==> inputs of branch fjord <==
==> flow/design.v (excerpt) <==
module AHB_Mul(  
    input HCLK,
    input HRESETn,
    input [31:0]M_AHB_0_haddr,
    input [2:0]M_AHB_0_hburst,
    input M_AHB_0_hmastlock,
    input [3:0]M_AHB_0_hprot,
    output reg [31:0]M_AHB_0_hrdata,
    output M_AHB_0_hready,
    output M_AHB_0_hresp,
    input [2:0]M_AHB_0_hsize,
    input [1:0]M_AHB_0_htrans,
    input [31:0]M_AHB_0_hwdata,
    input M_AHB_0_hwrite,
    output[3:0] led 
    );
make LEC_CHECK=0 CAP_MARGIN=20 CORE_MARGIN=2 CORE_UTILIZATION=28 GPL_ROUTABILITY_DRIVEN=1 HOLD_SLACK_MARGIN=0.02 PLACE_DENSITY_LB_ADDON=0.21 SETUP_SLACK_MARGIN=1.97 SLEW_MARGIN=20 finish   # period 11.8 ns
run.sh (not shown) runs the stock make flow with config.mk's settings and CLKGATE_MAP_FILE=.
==> inputs of branch xenon, as changes to branch fjord <==
- ABC_AREA: default -> 1
- CORE_UTILIZATION: 28 -> 72
- CTS_CLUSTER_DIAMETER: default -> 228
- CTS_CLUSTER_SIZE: default -> 14
- GPL_ROUTABILITY_DRIVEN: 1 -> default
- GPL_TIMING_DRIVEN: default -> 1
- HOLD_SLACK_MARGIN: 0.02 -> default
- MAX_ROUTING_LAYER: default -> met4
- PLACE_DENSITY_LB_ADDON: 0.21 -> 0.08
- SETUP_SLACK_MARGIN: 1.97 -> -0.19
- TNS_END_PERCENT: default -> 60
==> flow/constraint.sdc (replaced) <==
create_clock -name core_clock -period 6.32 [get_ports {HCLK}]
set_input_delay 1.2640 -clock core_clock [delete_from_list [all_inputs] [get_ports {HCLK}]]
set_output_delay 1.2640 -clock core_clock [all_outputs]
set_load 0.01 [all_outputs]
==> qor summary <==
Critical path's slowest cell: branch xenon sky130_fd_sc_hd__fa_1; branch fjord sky130_fd_sc_hd__clkdlybuf4s15_1
Result of the run: branch xenon failed layout checks; branch fjord complete, no violations
Violated checks: branch xenon setup timing; branch fjord -
Overall fraction of global-route tracks in use: branch xenon 52.3%; branch fjord 19.4%
Fraction of area in multi-input gates: branch xenon 55.5%; branch fjord 63.3%
WL met3: branch xenon 16200 µm; branch fjord 4800 µm
Share of total power in sequential cells: branch xenon 11.8%; branch fjord 16.4%
Final total power: branch xenon 0.0170 W; branch fjord 0.00678 W
Post-synth net total: branch xenon 4551; branch fjord 4002
Final Net Count: branch xenon 4739; branch fjord 3935
Worst EP arrival: branch xenon 7.52 ns; branch fjord 9.90 ns
Final Skew: branch xenon 0.0201 ns; branch fjord 0.0201 ns
Clock group: branch xenon 0.00141 W; branch fjord 0.00110 W
Final std cell area, no fill: branch xenon 34900 µm²; branch fjord 31400 µm²
XOR/XNOR Fraction of Synth Area: branch xenon 0.873%; branch fjord 2.49%
Met1 Usage GRT: branch xenon 59.2%; branch fjord 27.1%
Average cell area after synthesis: branch xenon 7.39 µm²; branch fjord 8.30 µm²
Setup repair after global routing missed its margin: branch xenon yes; branch fjord no
Distinct cells, synth: branch xenon 43; branch fjord 58
First-pass GRT wire length: branch xenon 161000 µm; branch fjord 152000 µm

* * *

==> run H: inputs <==
==> flow/design.v <==
`timescale 1ns / 1ps
module AHB_Mul(  
    input HCLK,
    input HRESETn,
    input [31:0]M_AHB_0_haddr,
    input [2:0]M_AHB_0_hburst,
    input M_AHB_0_hmastlock,
    input [3:0]M_AHB_0_hprot,
    output reg [31:0]M_AHB_0_hrdata,
    output M_AHB_0_hready,
    output M_AHB_0_hresp,
    input [2:0]M_AHB_0_hsize,
    input [1:0]M_AHB_0_htrans,
    input [31:0]M_AHB_0_hwdata,
    input M_AHB_0_hwrite,
    output[3:0] led 
    );
    assign M_AHB_0_hready = 1'b1;
    assign M_AHB_0_hresp = 1'b0;
    reg [31:0] mem_A;    
    reg [31:0] mem_B;    
    reg [31:0] mem_C;    
    reg [31:0] mem_D;    
    reg [31:0] mem_E;    
    reg [31:0] mem_F;    
    reg [31:0] mem_G;    
    reg [31:0] mem_H;    
    reg[31:0] mem_I;   
    reg [1:0]   w_ctrl;  
    reg [1:0]   r_ctrl;  
    reg [3:0]   w_addr;  
    reg [3:0]   r_addr;  
    assign led[3:0] = mem_A[3:0];  
    always@(posedge HCLK)
    begin 
        if(!HRESETn)
        begin
            w_ctrl <= 2'b00;
            w_addr <= 4'h0;
        end
        else if(M_AHB_0_hwrite == 1'b1) 
        begin
        case(M_AHB_0_htrans)
            2'b00 :  
            begin
                w_ctrl <= 2'b00;
            end
            2'b01 :  
            begin
                w_ctrl <= 2'b01;
            end
            2'b10 :  
            begin
                w_ctrl <= 2'b10;
                w_addr <= M_AHB_0_haddr[5:2];
            end
            2'b11 :  
            begin
                w_ctrl <= 2'b11;
                w_addr <= M_AHB_0_haddr[5:2];
            end
        endcase
        end
        else
        begin
            w_ctrl <= 2'b00;  
        end
   end
    always@(posedge HCLK)  
    begin
    if(!HRESETn)
    begin
        mem_A <= 32'h0;
        mem_B <= 32'h0;
        mem_C <= 32'h0;
        mem_D <= 32'h0;
        mem_E <= 32'h0;
        mem_F <= 32'h0;
        mem_G <= 32'h0;
        mem_H <= 32'h0;
    end
    else
    case(w_ctrl)
        2'b00:  
        begin        
        end
        2'b01:  
        begin
        end
        2'b10:  
        begin
        case(w_addr)
            4'h0 : mem_A <= M_AHB_0_hwdata;
            4'h1 : mem_B <= M_AHB_0_hwdata;
            4'h2 : mem_C <= M_AHB_0_hwdata;
            4'h3 : mem_D <= M_AHB_0_hwdata;
            4'h4 : mem_E <= M_AHB_0_hwdata;
            4'h5 : mem_F <= M_AHB_0_hwdata;
            4'h6 : mem_G <= M_AHB_0_hwdata;
            4'h7 : mem_H <= M_AHB_0_hwdata;
        endcase
        end
        2'b11:  
        begin
        case(w_addr)
            4'h0 : mem_A <= M_AHB_0_hwdata;
            4'h1 : mem_B <= M_AHB_0_hwdata;
            4'h2 : mem_C <= M_AHB_0_hwdata;
            4'h3 : mem_D <= M_AHB_0_hwdata;
            4'h4 : mem_E <= M_AHB_0_hwdata;
            4'h5 : mem_F <= M_AHB_0_hwdata;
            4'h6 : mem_G <= M_AHB_0_hwdata;
            4'h7 : mem_H <= M_AHB_0_hwdata;
        endcase
        end
    endcase
    end
    always@(posedge HCLK) begin
        if (!HRESETn) begin
            r_ctrl <= 2'b00;
            r_addr <= 4'h0;
        end
        else if (M_AHB_0_hwrite == 1'b0) begin  
            case(M_AHB_0_htrans)
                2'b00 : r_ctrl <= 2'b00; 
                2'b01 : r_ctrl <= 2'b01; 
                2'b10 : 
                    begin
                        r_ctrl <= 2'b10; 
                        r_addr <= M_AHB_0_haddr[5:2];
                    end
                2'b11 :
                    begin
                        r_ctrl <= 2'b11; 
                        r_addr <= M_AHB_0_haddr[5:2];
                    end
            endcase
        end
        else begin
            r_ctrl <= 2'b00;  
        end
    end
    always@(*) begin
        case(r_addr)
            4'h0 : M_AHB_0_hrdata = mem_A;
            4'h1 : M_AHB_0_hrdata = mem_B;
            4'h2 : M_AHB_0_hrdata = mem_C;
            4'h3 : M_AHB_0_hrdata = mem_D;
            4'h4 : M_AHB_0_hrdata = mem_E;
            4'h5 : M_AHB_0_hrdata = mem_F;
            4'h6 : M_AHB_0_hrdata = mem_G;
            4'h7 : M_AHB_0_hrdata = mem_H;
            4'h8 : M_AHB_0_hrdata = mem_I;
            default : M_AHB_0_hrdata = 32'h0;
        endcase
    end
    always@(posedge HCLK) begin
        if (!HRESETn) begin
            mem_I <= 32'h1;
        end
        else
        case(w_ctrl) 
        2'b00 : begin end  
        2'b01 : begin end  
        2'b10 , 2'b11 : begin  
            case(w_addr)
                4'h0 : mem_I <= mem_I * M_AHB_0_hwdata;
                4'h1 : mem_I <= mem_I * M_AHB_0_hwdata;
                4'h2 : mem_I <= mem_I * M_AHB_0_hwdata;
                4'h3 : mem_I <= mem_I * M_AHB_0_hwdata;
                4'h4 : mem_I <= mem_I * M_AHB_0_hwdata;
                4'h5 : mem_I <= mem_I * M_AHB_0_hwdata;
                4'h6 : mem_I <= mem_I * M_AHB_0_hwdata;
                4'h7 : mem_I <= mem_I * M_AHB_0_hwdata;
                4'h8 : mem_I <= M_AHB_0_hwdata;
            endcase
        end
        endcase
    end
endmodule
==> flow/run.sh <==
#!/bin/bash
# the make line also repeats each setting of config.mk as NAME=value (left out here)
make -C /OpenROAD-flow-scripts/flow DESIGN_CONFIG=/design/flow/config.mk WORK_HOME=/design/flow/orfs CLKGATE_MAP_FILE= finish
==> flow/config.mk <==
export PLATFORM = sky130hd
export DESIGN_NAME = AHB_Mul
export DESIGN_NICKNAME = AHB_Mul
export VERILOG_FILES = /design/flow/design.v
export SDC_FILE = /design/flow/constraint.sdc
export NUM_CORES = 4
export LEC_CHECK = 0
export ABC_AREA = 1
export CAP_MARGIN = 20
export CORE_MARGIN = 2
export CORE_UTILIZATION = 71
export CTS_CLUSTER_SIZE = 73
export PLACE_DENSITY_LB_ADDON = 0.27
export SETUP_SLACK_MARGIN = 1.02
export SLEW_MARGIN = 20
export TNS_END_PERCENT = 5
==> flow/constraint.sdc <==
create_clock -name core_clock -period 5.15 [get_ports {HCLK}]
set_input_delay 1.0300 -clock core_clock [delete_from_list [all_inputs] [get_ports {HCLK}]]
set_output_delay 1.0300 -clock core_clock [all_outputs]
set_load 0.01 [all_outputs]
==> run K: changes against run H <==
CORE_UTILIZATION = 72   (was 71)
CTS_CLUSTER_DIAMETER = 173   (was not set)
CTS_CLUSTER_SIZE = 15   (was 73)
GPL_TIMING_DRIVEN = 1   (was not set)
MAX_ROUTING_LAYER = met4   (was not set)
PLACE_DENSITY_LB_ADDON = 0.02   (was 0.27)
SETUP_SLACK_MARGIN = 0.67   (was 1.02)
TNS_END_PERCENT = 60   (was 5)
==> flow/constraint.sdc (replaced) <==
create_clock -name core_clock -period 4.01 [get_ports {HCLK}]
set_input_delay 0.8020 -clock core_clock [delete_from_list [all_inputs] [get_ports {HCLK}]]
set_output_delay 0.8020 -clock core_clock [all_outputs]
set_load 0.01 [all_outputs]
==> summary of the runs <==
- Run H finished with setup timing left. Run K aborted during 5_1_grt.
- In synthesized cell count, run K and run H do not differ.
- In synthesized area, run H and run K do not differ.
- Between run K and run H, the lower die area is in run K (gap about 1.4%, measured against run H).
No activity file was given, so power comes from the tool's default toggle rates.
